==> flow/design.v (excerpt) <==
module alpacacorn #(
	parameter ADR_WIDTH = 6,
	parameter DATA_WIDTH = 8
)(
	input wire clk_i,
	input wire rst_i,
	input wire [DATA_WIDTH-1:0] data_i,
	output wire [DATA_WIDTH-1:0] data_o,
	output wire [ADR_WIDTH-1:0] adr_o,
	output wire we_o
);
	wire carry_dat_ctr;
	wire [2-1:0] ctr_carrymux_ctr_dat;
	wire ctr_a_reg_en_ctr_dat;
	wire [1-1:0] ctr_marmux_ctr_adr;
	wire ctr_mar_reg_en_ctr_adr;
	wire ctr_pc_reg_en_ctr_adr;
	wire ctr_d_reg_en;
	wire [2-1:0] ctr_aluop_ctr_dat;
	reg [DATA_WIDTH-1:0] d_reg;
	always @(posedge clk_i) begin:seq
		if (rst_i) begin
			d_reg <= 0;
		end else begin
			if (ctr_d_reg_en) begin
				d_reg <= data_i;
			end
		end
	end
	ctr #(
		.ADR_WIDTH(ADR_WIDTH)
	) i_ctr (
		.clk_i(clk_i),
		.rst_i(rst_i),
		.carry_i(carry_dat_ctr),
		.op_i(d_reg[DATA_WIDTH-1:DATA_WIDTH-2]),
		.ctr_marmux_o(ctr_marmux_ctr_adr),
		.ctr_carrymux_o(ctr_carrymux_ctr_dat),
		.ctr_a_reg_en_o(ctr_a_reg_en_ctr_dat),
		.ctr_d_reg_en_o(ctr_d_reg_en),
		.ctr_mar_reg_en_o(ctr_mar_reg_en_ctr_adr),
		.ctr_pc_reg_en_o(ctr_pc_reg_en_ctr_adr),
		.ctr_aluop_o(ctr_aluop_ctr_dat),
		.ctr_we_o(we_o)
	);
	adr #(
		.ADR_WIDTH(ADR_WIDTH)
	) i_adr (
		.clk_i(clk_i),
		.rst_i(rst_i),
		.adr_i(d_reg[ADR_WIDTH-1:0]),
  ...
Size in the first run: ~230 cells after synthesis, roughly 41 flip-flops, roughly 25 I/O pins, roughly 2000 µm² of cells after synthesis.
Settings: LEC_CHECK=0, ABC_AREA=0, CAP_MARGIN=20, CELL_PAD_IN_SITES_DETAIL_PLACEMENT=0, CORE_MARGIN=2, CORE_UTILIZATION=61, CTS_CLUSTER_DIAMETER=289, MAX_ROUTING_LAYER=met4, PLACE_DENSITY=0.54, SETUP_SLACK_MARGIN=0.51, SLEW_MARGIN=20; clock period 1.95 ns.
run.sh (not shown) runs the stock make flow with config.mk's settings and CLKGATE_MAP_FILE=.
The baseline completed, yet does not pass: negative setup slack.
Then changed:
==> flow/config.mk (replaced) <==
export PLATFORM = sky130hd
export DESIGN_NAME = alpacacorn
export DESIGN_NICKNAME = alpacacorn
export VERILOG_FILES = /design/flow/design.v
export SDC_FILE = /design/flow/constraint.sdc
export NUM_CORES = 4
export LEC_CHECK = 0
export CAP_MARGIN = 20
export CORE_MARGIN = 2
export CORE_UTILIZATION = 21
export SLEW_MARGIN = 20
==> flow/constraint.sdc (replaced) <==
create_clock -name core_clock -period 2.17 [get_ports {clk_i}]
set_input_delay 0.4340 -clock core_clock [delete_from_list [all_inputs] [get_ports {clk_i}]]
set_output_delay 0.4340 -clock core_clock [all_outputs]
set_load 0.01 [all_outputs]
=> With this change the flow ran to the end with no violations; area after synthesis stays the same; worst setup slack gets better by 0.23 ns; power went down by 3.7%; wire length goes down by 18%; hold slack got worse by 0.051 ns; design area decreases by about 5%; register-to-register slack gains 0.23 ns; clock power is higher by about 22%; fmax went up by 0.65%; count of clock-buffer cells in the layout goes down by 1.
Then changed:
--- a/flow/config.mk
+++ b/flow/config.mk
@@ -10 +10 @@
-export CORE_UTILIZATION = 21
+export CORE_UTILIZATION = 68
==> flow/constraint.sdc (replaced) <==
create_clock -name core_clock -period 1.25 [get_ports {clk_i}]
set_input_delay 0.2500 -clock core_clock [delete_from_list [all_inputs] [get_ports {clk_i}]]
set_output_delay 0.2500 -clock core_clock [all_outputs]
set_load 0.01 [all_outputs]
Outcome: Now the flow did not get past clock tree synthesis; synthesized area is unchanged; synthesized cell count stays the same; die size is lower by 67%.

* * *

alpacacorn again, from the RTL that the note above started with.
clock: 2.24 ns
lec_check: 0
abc_area: 0
cap_margin: 40
cell_pad_in_sites_detail_placement: 2
core_aspect_ratio: 0.68
core_margin: 7
core_utilization: 27
cts_cluster_diameter: 291
gpl_routability_driven: 1
gpl_timing_driven: 0
max_routing_layer: met5
place_density_lb_addon: 0.14
setup_slack_margin: 0.55
slew_margin: 20
The baseline completed without violations.
Next try:
==> flow/config.mk (replaced) <==
export PLATFORM = sky130hd
export DESIGN_NAME = alpacacorn
export DESIGN_NICKNAME = alpacacorn
export VERILOG_FILES = /design/flow/design.v
export SDC_FILE = /design/flow/constraint.sdc
export NUM_CORES = 4
export LEC_CHECK = 0
export CAP_MARGIN = 20
export CORE_MARGIN = 2
export CORE_UTILIZATION = 22
export SLEW_MARGIN = 20
==> flow/constraint.sdc (replaced) <==
create_clock -name core_clock -period 2.69 [get_ports {clk_i}]
set_input_delay 0.5380 -clock core_clock [delete_from_list [all_inputs] [get_ports {clk_i}]]
set_output_delay 0.5380 -clock core_clock [all_outputs]
set_load 0.01 [all_outputs]
Effect:
- power drops by 21%
- first-iteration DRC count climbs by 36%
- utilization drops by 11 points
- final area drops by 9.3%
- clock-buffer cell count is unchanged
- global-route usage drops by 3.9 points
- final cell count hardly moves
- via count drops by 12%
- non-clock buffer count drops by 18
Next try:
--- a/flow/config.mk
+++ b/flow/config.mk
@@ -7,5 +7,9 @@
 export LEC_CHECK = 0
+export ABC_AREA = 0
 export CAP_MARGIN = 20
 export CORE_MARGIN = 2
-export CORE_UTILIZATION = 22
+export CORE_UTILIZATION = 71
+export CTS_CLUSTER_DIAMETER = 200
+export CTS_CLUSTER_SIZE = 19
+export SETUP_SLACK_MARGIN = 0.5
 export SLEW_MARGIN = 20
==> flow/constraint.sdc (replaced) <==
create_clock -name core_clock -period 1.73 [get_ports {clk_i}]
set_input_delay 0.3460 -clock core_clock [delete_from_list [all_inputs] [get_ports {clk_i}]]
set_output_delay 0.3460 -clock core_clock [all_outputs]
set_load 0.01 [all_outputs]
Now the flow died in clock tree synthesis (4_1_cts).
Die area falls by well over a third.
Synthesized cell count does not change.
Area after synthesis is unchanged.
Next try:
==> flow/config.mk (replaced) <==
export PLATFORM = sky130hd
export DESIGN_NAME = alpacacorn
export DESIGN_NICKNAME = alpacacorn
export VERILOG_FILES = /design/flow/design.v
export SDC_FILE = /design/flow/constraint.sdc
export NUM_CORES = 4
export LEC_CHECK = 0
export CAP_MARGIN = 20
export CORE_MARGIN = 2
export CORE_UTILIZATION = 40
export CTS_CLUSTER_DIAMETER = 197
export HOLD_SLACK_MARGIN = 0.18
export SLEW_MARGIN = 20
==> flow/constraint.sdc (replaced) <==
create_clock -name core_clock -period 2.5 [get_ports {clk_i}]
set_input_delay 0.5000 -clock core_clock [delete_from_list [all_inputs] [get_ports {clk_i}]]
set_output_delay 0.5000 -clock core_clock [all_outputs]
set_load 0.01 [all_outputs]
Effect:
- This time the run finished clean
- synthesized cell count is unchanged
- die area climbs by well over a third
- synthesized area is unchanged

* * *

## run 1
Starting RTL as in the previous note.
==> flow/config.mk <==
export PLATFORM = sky130hd
export DESIGN_NAME = alpacacorn
export DESIGN_NICKNAME = alpacacorn
export VERILOG_FILES = /design/flow/design.v
export SDC_FILE = /design/flow/constraint.sdc
export NUM_CORES = 4
export LEC_CHECK = 0
export ABC_AREA = 1
export CAP_MARGIN = 0
export CORE_ASPECT_RATIO = 0.72
export CORE_MARGIN = 2
export CORE_UTILIZATION = 72
export CTS_CLUSTER_DIAMETER = 360
export CTS_CLUSTER_SIZE = 15
export HOLD_SLACK_MARGIN = 0.3
export PLACE_DENSITY_LB_ADDON = 0.13
export SETUP_SLACK_MARGIN = 0.16
export SLEW_MARGIN = 20
==> flow/constraint.sdc <==
create_clock -name core_clock -period 0.543 [get_ports {clk_i}]
set_input_delay 0.1086 -clock core_clock [delete_from_list [all_inputs] [get_ports {clk_i}]]
set_output_delay 0.1086 -clock core_clock [all_outputs]
set_load 0.01 [all_outputs]
No final results exist for run 1, since it was stopped by error FLW-0024 during global placement (3_3_place_gp).
Relative to run 1, the following input files were edited for run 2:
Settings: clearing HOLD_SLACK_MARGIN, which used to be 0.3; clearing CORE_ASPECT_RATIO, which used to be 0.72; clearing PLACE_DENSITY_LB_ADDON, which used to be 0.13; swapping 15 for 98 in CTS_CLUSTER_SIZE; swapping 0 for 20 in CAP_MARGIN.
Notes after the runs:
- As far as number of nets in the synthesized netlist goes, run 1 and run 2 are indistinguishable; the numbers are identical.
- Diff run 1..run 2 | share of flip-flops with an asynchronous set or reset after synthesis | unchanged
- Lower row count goes to run 1 over run 2.
- The I/O pin total was comparable across run 1 and run 2.
- Between run 2 and run 1, the chip area estimate from yosys synthesis figures differ only marginally.
- Run status, run 2: aborted in detailed placement (3_5_place_dp), error DPL-0038
- Floorplan utilization: run 1 and run 2 compared, lower one is run 2
- Between run 2 and run 1, it is run 2 whose area of the core is higher, by 0.68%.
- For overall die width, dividing the value from run 2 by the value from run 1 gives 0.857.
- Taking run 1 as the reference, in run 2 aoi/oai-family share of the synthesized area was more or less identical, area of the chip was more or less identical.
- Run 1 -> run 2: count of unique library cells instantiated by Yosys delta 0, exact match
Input changes introduced in run 3 (baseline for comparison: run 2):
Settings: swapping 72 for 40 in CORE_UTILIZATION; clearing ABC_AREA, which used to be 1; clearing CTS_CLUSTER_SIZE, which used to be 98; clearing SETUP_SLACK_MARGIN, which used to be 0.16; clearing CTS_CLUSTER_DIAMETER, which used to be 360; swapping 0.543 for 2.5 in the clock period (ns, I/O delays scaled along).
[summary]
Run 3: done, clean on timing, DRC and antenna. Going from run 2 to run 3, placeable core area rose by 73%, share of flip-flops with an asynchronous set or reset essentially unchanged, yosys synthesis chip area has decreased.
Inputs modified between run 3 and run 4:
Settings: the clock period (ns, I/O delays scaled along) changed from 2.5 to 3.71.
NOTE: total combinational power in run 4 falls short of that of run 3
Vias per cell of run 4 falls short of that of run 3 slightly.
Delta (run 4 minus run 3): required time of the critical path moved up; total routed wire length on the met1 layer now sits lower; post-layout total power now sits lower; sequential share of layout area picked up an extra 0.81 points.
The maximum achievable frequency reported for run 4 is smaller than that of run 3 by 0.0081 GHz.
Compared to run 3, run 4 has portion of total power attributed to the clock network 5.3 points lower.
Utilization in run 4 is 1.2 points lower than in run 3
Changes observed in run 4 relative to run 3: global-route usage saw a decrease; clock insertion delay at the later pin of the skew report comparable.

* * *

Setup of P:
alpacacorn again, from the RTL that the note above started with.
Design alpacacorn, start of the top module:
module alpacacorn #(
	parameter ADR_WIDTH = 6,
	parameter DATA_WIDTH = 8
)(
	input wire clk_i,
	input wire rst_i,
	input wire [DATA_WIDTH-1:0] data_i,
	output wire [DATA_WIDTH-1:0] data_o,
	output wire [ADR_WIDTH-1:0] adr_o,
	output wire we_o
);
Settings: LEC_CHECK=0, CAP_MARGIN=25, CORE_MARGIN=2, CORE_UTILIZATION=40, CTS_CLUSTER_DIAMETER=176, CTS_CLUSTER_SIZE=59, GPL_ROUTABILITY_DRIVEN=0, GPL_TIMING_DRIVEN=0, MAX_ROUTING_LAYER=met4, MIN_ROUTING_LAYER=met2, SLEW_MARGIN=15; clock period 2.5 ns.
Input-level comparison between Q and P:
- GPL_ROUTABILITY_DRIVEN no longer set, was 0
- CTS_CLUSTER_DIAMETER no longer set, was 176
- MAX_ROUTING_LAYER no longer set, was met4
- MIN_ROUTING_LAYER no longer set, was met2
- CAP_MARGIN now 20, was 25
- CORE_UTILIZATION now 58, was 40
- SLEW_MARGIN now 20, was 15
- CTS_CLUSTER_SIZE no longer set, was 59
- GPL_TIMING_DRIVEN no longer set, was 0
- SETUP_SLACK_MARGIN now 0.37, previously not set
- the clock period (ns, I/O delays scaled along) now 1.2, was 2.5
Findings:
P: full flow OK, the timing, design-rule and antenna checks passed
Q: DPL-0038 in global routing -> run aborted
Q vs. P: setup fix buffers added after clock tree synthesis went up by 10.
Q vs P: core region area down
Synthesized cell area came out exactly the same in P and Q.
Side by side, die boundary height turned out lower in Q than in P.
| placement-stage worst setup slack | lower: Q |
Die area went down by more than a quarter going from P to Q.

* * *

Starting RTL as in the previous note.
==> flow/design.v (excerpt) <==
module alpacacorn #(
	parameter ADR_WIDTH = 6,
	parameter DATA_WIDTH = 8
)(
	input wire clk_i,
	input wire rst_i,
	input wire [DATA_WIDTH-1:0] data_i,
	output wire [DATA_WIDTH-1:0] data_o,
	output wire [ADR_WIDTH-1:0] adr_o,
	output wire we_o
);
Settings: LEC_CHECK=0, CAP_MARGIN=20, CELL_PAD_IN_SITES_DETAIL_PLACEMENT=1, CORE_MARGIN=10, CORE_UTILIZATION=26, CTS_CLUSTER_DIAMETER=197, CTS_CLUSTER_SIZE=68, GPL_ROUTABILITY_DRIVEN=0, GPL_TIMING_DRIVEN=0, HOLD_SLACK_MARGIN=0.18, MAX_ROUTING_LAYER=met5, SLEW_MARGIN=5, TNS_END_PERCENT=60; clock period 2.43 ns.
The baseline ran to the end with no violations.
Rerun with:
- CELL_PAD_IN_SITES_DETAIL_PLACEMENT: 1 -> unset
- CORE_MARGIN: 10 -> 2
- CORE_UTILIZATION: 26 -> 56
- CTS_CLUSTER_DIAMETER: 197 -> unset
- CTS_CLUSTER_SIZE: 68 -> unset
- GPL_ROUTABILITY_DRIVEN: 0 -> unset
- GPL_TIMING_DRIVEN: 0 -> unset
- HOLD_SLACK_MARGIN: 0.18 -> unset
- MAX_ROUTING_LAYER: met5 -> unset
- SETUP_SLACK_MARGIN: unset -> 0.36
- SLEW_MARGIN: 5 -> 20
- TNS_END_PERCENT: 60 -> unset
- clock period: 2.43 -> 1.24 ns (I/O delays scaled with it)
Outcome:
- This time the run stopped in global routing (5_1_grt)
- area after synthesis does not change
- die size drops by 65%
- synthesized cell count does not change
Rerun with:
- CORE_ASPECT_RATIO: unset -> 1.99
- CORE_UTILIZATION: 56 -> 40
- CTS_CLUSTER_DIAMETER: unset -> 110
- CTS_CLUSTER_SIZE: unset -> 100
- HOLD_SLACK_MARGIN: unset -> -0.09
- SETUP_SLACK_MARGIN: 0.36 -> unset
- clock period: 1.24 -> 2.5 ns (I/O delays scaled with it)
=> With this change the flow finished clean; synthesized area stays the same; synthesized cell count is unchanged; die size rises by 38%.
Rerun with:
- CORE_ASPECT_RATIO: 1.99 -> unset
- CTS_CLUSTER_DIAMETER: 110 -> unset
- CTS_CLUSTER_SIZE: 100 -> unset
- HOLD_SLACK_MARGIN: -0.09 -> unset
- clock period: 2.5 -> 2.17 ns (I/O delays scaled with it)
Non-clock buffer count rose by 3.
Synthesized cell count is unchanged.
Via count is lower by 3.7%.
Worst hold slack gains 25 ps.
Clock skew shrinks by 3.2 ps.
Die area falls by 0.60%.
Clock power rises by 24%.
Register-to-register slack is worse by 170 ps.
Rerun with:
- CORE_UTILIZATION: 40 -> 65
- CTS_CLUSTER_DIAMETER: unset -> 361
- CTS_CLUSTER_SIZE: unset -> 41
- HOLD_SLACK_MARGIN: unset -> 0.27
- SETUP_SLACK_MARGIN: unset -> 0.55
- TNS_END_PERCENT: unset -> 5
=> Total power decreases by about 12%. Count of clock-buffer cells in the layout is higher by 1. Synthesized cell count stays the same. Maximum frequency grows by 4.8%. Design area shrinks by 1.7%. Sequential power is about the same. Core utilization increases by 30 points. Via count went up by 5.7%.
Rerun with:
- CORE_UTILIZATION: 65 -> 40
- CTS_CLUSTER_DIAMETER: 361 -> 376
- CTS_CLUSTER_SIZE: 41 -> unset
- GPL_TIMING_DRIVEN: unset -> 0
- HOLD_SLACK_MARGIN: 0.27 -> unset
- MAX_ROUTING_LAYER: unset -> met4
- SETUP_SLACK_MARGIN: 0.55 -> unset
- TNS_END_PERCENT: 5 -> unset
- clock period: 2.17 -> 2.5 ns (I/O delays scaled with it)
Final area hardly moves.
First-iteration DRC count goes up by 110%.
Synthesized cell count is unchanged.
Setup slack improves by 86 ps.
Register-to-register slack gets better by 90 ps.
Hold slack got worse by 8.2 ps.
Power figures rest on the tool's default switching activity, not on a simulated workload.
